cedar:
## comm_top
module comm_top(
  input wire sys_clk,
  input wire sys_clk_rst,
  input wire rst,
  input wire bit_in, 
  output wire bit_out, 
  output wire [7:0] data_trans, 
  output wire [7:0] data_recev 
);
Size in the first run: ~810 cells after synthesis, roughly 150 flip-flops, about 21 I/O pins, ~8000 sq um of cells after synthesis.
make LEC_CHECK=0 ABC_AREA=0 CAP_MARGIN=40 CELL_PAD_IN_SITES_DETAIL_PLACEMENT=1 CELL_PAD_IN_SITES_GLOBAL_PLACEMENT=3 CORE_ASPECT_RATIO=1.23 CORE_MARGIN=2 CORE_UTILIZATION=21 CTS_CLUSTER_DIAMETER=144 GPL_ROUTABILITY_DRIVEN=1 GPL_TIMING_DRIVEN=1 MAX_ROUTING_LAYER=met4 PLACE_DENSITY_LB_ADDON=0.12 SETUP_SLACK_MARGIN=-0.01 SLEW_MARGIN=40 TNS_END_PERCENT=85 finish   # period 6.48 ns
run.sh (not shown) runs the stock make flow with config.mk's settings and CLKGATE_MAP_FILE=.
## Diff of input files: zinc against cedar
Settings: clearing CELL_PAD_IN_SITES_GLOBAL_PLACEMENT, which used to be 3; clearing PLACE_DENSITY_LB_ADDON, which used to be 0.12; swapping 40 for 5 in CAP_MARGIN; swapping 40 for 35 in SLEW_MARGIN; swapping 21 for 26 in CORE_UTILIZATION; swapping 85 for 65 in TNS_END_PERCENT; swapping -0.01 for 0.42 in SETUP_SLACK_MARGIN; clearing CTS_CLUSTER_DIAMETER, which used to be 144; clearing GPL_ROUTABILITY_DRIVEN, which used to be 1; clearing ABC_AREA, which used to be 0; putting MIN_ROUTING_LAYER at met1 where nothing was set; clearing CORE_ASPECT_RATIO, which used to be 1.23; swapping 6.48 for 5.81 in the clock period (ns, I/O delays scaled along).
## What came out
zinc completed end to end with timing, DRC and antenna clean.
Note that the floorplan row count recorded for zinc amounts to 0.810 times the value seen in cedar.
Compared with cedar, zinc shows a higher hold slack.
Fmax came out higher on zinc than on cedar.
Cell area after placement delta for zinc relative to cedar: 1.3% lower
The combinational fraction of design power of zinc and that of cedar are within noise of each other.
The worst setup slack in zinc was lower than what cedar gave.
Normalized max-slew margin: zinc vs cedar down 4.1 points
Input changes introduced in maple (baseline for comparison: zinc):
Settings: changing CORE_UTILIZATION from 26 to 72; setting PLACE_DENSITY_LB_ADDON to 0.01 for the first time; setting CTS_CLUSTER_SIZE to 17 for the first time; changing CELL_PAD_IN_SITES_DETAIL_PLACEMENT from 1 to 0; changing the clock period (ns, I/O delays scaled along) from 5.81 to 3.49.
Findings:
- Looking at the reports, maple completed the entire flow and the layout it produced met the timing, design-rule and antenna checks.
- Post-CTS setup repair buffer count up 5 in maple wrt zinc
- Status: number of clock buffer instances in the layout parity (maple, zinc)
- zinc → maple: worst endpoint required time decreased 2230 ps, final period utilization increased 27 points.
- Cell area essentially unchanged between maple and zinc.
- maple vs. zinc: biggest fanout along the worst timing path moved down, overall via count from detail_route moved up, first-pass GRT wire length moved down, met2 demand-to-capacity share in global routing moved up, clock transition time at the flip-flop clock pins of the worst setup and hold paths level.
diff inputs: maple => yarrow
Settings: removing SETUP_SLACK_MARGIN (formerly 0.42); changing CORE_UTILIZATION from 72 to 40; removing MIN_ROUTING_LAYER (formerly met1); removing TNS_END_PERCENT (formerly 65); removing MAX_ROUTING_LAYER (formerly met4); removing PLACE_DENSITY_LB_ADDON (formerly 0.01); changing SLEW_MARGIN from 35 to 20; changing CAP_MARGIN from 5 to 20; removing CTS_CLUSTER_SIZE (formerly 17); removing GPL_TIMING_DRIVEN (formerly 1); removing CELL_PAD_IN_SITES_DETAIL_PLACEMENT (formerly 0); changing the clock period (ns, I/O delays scaled along) from 3.49 to 10.0.
Findings:
- yarrow: flow completed, timing, DRC and antenna clean
- yarrow vs. maple: wire length went down about 18%, insertion delay of the later-clocked pin in the worst-skew pair went down 110 ps, die size went up 77%.
Inputs modified between yarrow and juniper:
Settings: swapping 40 for 59 in CORE_UTILIZATION; putting CTS_CLUSTER_SIZE at 98 where nothing was set; putting TNS_END_PERCENT at 30 where nothing was set; swapping 20 for 40 in SLEW_MARGIN; swapping 2 for 5 in CORE_MARGIN; swapping 20 for 0 in CAP_MARGIN; putting CORE_ASPECT_RATIO at 0.5 where nothing was set; putting CTS_CLUSTER_DIAMETER at 324 where nothing was set; putting PLACE_DENSITY at 0.35 where nothing was set; putting SETUP_SLACK_MARGIN at 1.98 where nothing was set.
==> comparison <==
Power was higher in juniper than in yarrow.
Compared with yarrow, in juniper estimated wirelength of the detail-placed design has remained practically unchanged; worst hold slack has remained practically unchanged; relative slew slack has increased; mean routed wirelength per cell has increased; routability congestion estimate from global placement has increased.
juniper was carried through to the last stage, and its layout satisfied the timing, design-rule and antenna checks.
Having completed the whole flow, yarrow delivered a layout that passed the timing, design-rule and antenna checks.
Delta (juniper minus yarrow): count of non-CTS buffers in the layout down 1; maximum net fanout on the critical path has increased.
Inputs modified between juniper and tundra:
Settings: TNS_END_PERCENT: 30 -> unset; PLACE_DENSITY: 0.35 -> unset; SETUP_SLACK_MARGIN: 1.98 -> unset; CTS_CLUSTER_SIZE: 98 -> 49; CAP_MARGIN: 0 -> 20; CORE_UTILIZATION: 59 -> 40; CORE_ASPECT_RATIO: 0.5 -> 1.99; CORE_MARGIN: 5 -> 2.
Findings:
The final reports for tundra and juniper show met1 track demand over resource lower in the former. Across both runs, sequential share of layout area was lower for tundra than for juniper. In the tables for tundra and juniper, clock share of power reads higher with tundra. tundra ended with more met2 routed wirelength than juniper. Cell internal power dissipation delta for tundra relative to juniper: 11% higher.


v31:
Starting RTL as in the previous note.
==> flow/config.mk <==
export PLATFORM = sky130hd
export DESIGN_NAME = comm_top
export DESIGN_NICKNAME = comm_top
export VERILOG_FILES = /design/flow/design.v
export SDC_FILE = /design/flow/constraint.sdc
export NUM_CORES = 4
export LEC_CHECK = 0
export ABC_AREA = 1
export CAP_MARGIN = 20
export CORE_MARGIN = 2
export CORE_UTILIZATION = 72
export CTS_CLUSTER_DIAMETER = 384
export CTS_CLUSTER_SIZE = 19
export HOLD_SLACK_MARGIN = 0.29
export PLACE_DENSITY = 0.78
export SETUP_SLACK_MARGIN = -0.12
export SLEW_MARGIN = 40
==> flow/constraint.sdc <==
create_clock -name core_clock -period 2.33 [get_ports {sys_clk}]
set_input_delay 0.4660 -clock core_clock [delete_from_list [all_inputs] [get_ports {sys_clk}]]
set_output_delay 0.4660 -clock core_clock [all_outputs]
set_load 0.01 [all_outputs]
v31 completed end to end; final checks failed (setup timing).
Modified inputs, v29 compared to v31
Settings: a deleted HOLD_SLACK_MARGIN that had been 0.29; a change of CTS_CLUSTER_SIZE from 19 to 98; a deleted PLACE_DENSITY that had been 0.78; a deleted SETUP_SLACK_MARGIN that had been -0.12; a change of CTS_CLUSTER_DIAMETER from 384 to 400; a change of SLEW_MARGIN from 40 to 20; a change of the clock period (ns, I/O delays scaled along) from 2.33 to 2.66.
==> comparison <==
- Summary — maximum frequency, v29 relative to v31: higher, by 0.49%.
- v29 vs v31 — synthesis-to-finish area growth dropped 3.8 points.
- Changes observed in v29 relative to v31: leakage power summed over all cells fell 2.8%, logic area fell 90 sq um.
- Ran to the end and failed final checks on setup timing: v29.
- Compared to v31, v29 has number of buffers other than clock buffers in the final layout 25 lower.
- Sequential share of layout area (v29 over v31): increase, 1.1 points
- | via count | v29 vs v31 | 5.1% lower |
Here is what was changed in the inputs of v26 compared with v29.
Settings: removing CTS_CLUSTER_DIAMETER (formerly 400); removing CTS_CLUSTER_SIZE (formerly 98); changing the clock period (ns, I/O delays scaled along) from 2.66 to 2.33.
## What came out
On v26: register-to-register slack is 0.41 ns lower than what v29 gave. Critical path depth (v26 vs. v29) increases by a little under 10%. Taking v29 as the reference, in v26 first-iteration DRC count now sits higher; synthesized area per cell now sits at about the same level; count of clock-buffer cells in the layout now sits higher; smallest hold slack now sits lower. Not one of v29 and v26 finished clean. v26: non-clock buffer count 36% above v29. Taking v29 as the reference point, the total power consumption of the routed design of v26 rises by 15%. Power per cell area (lower): v29. Cell area for v26 is higher than for v29.
Power is estimated from default activity; no workload was simulated.
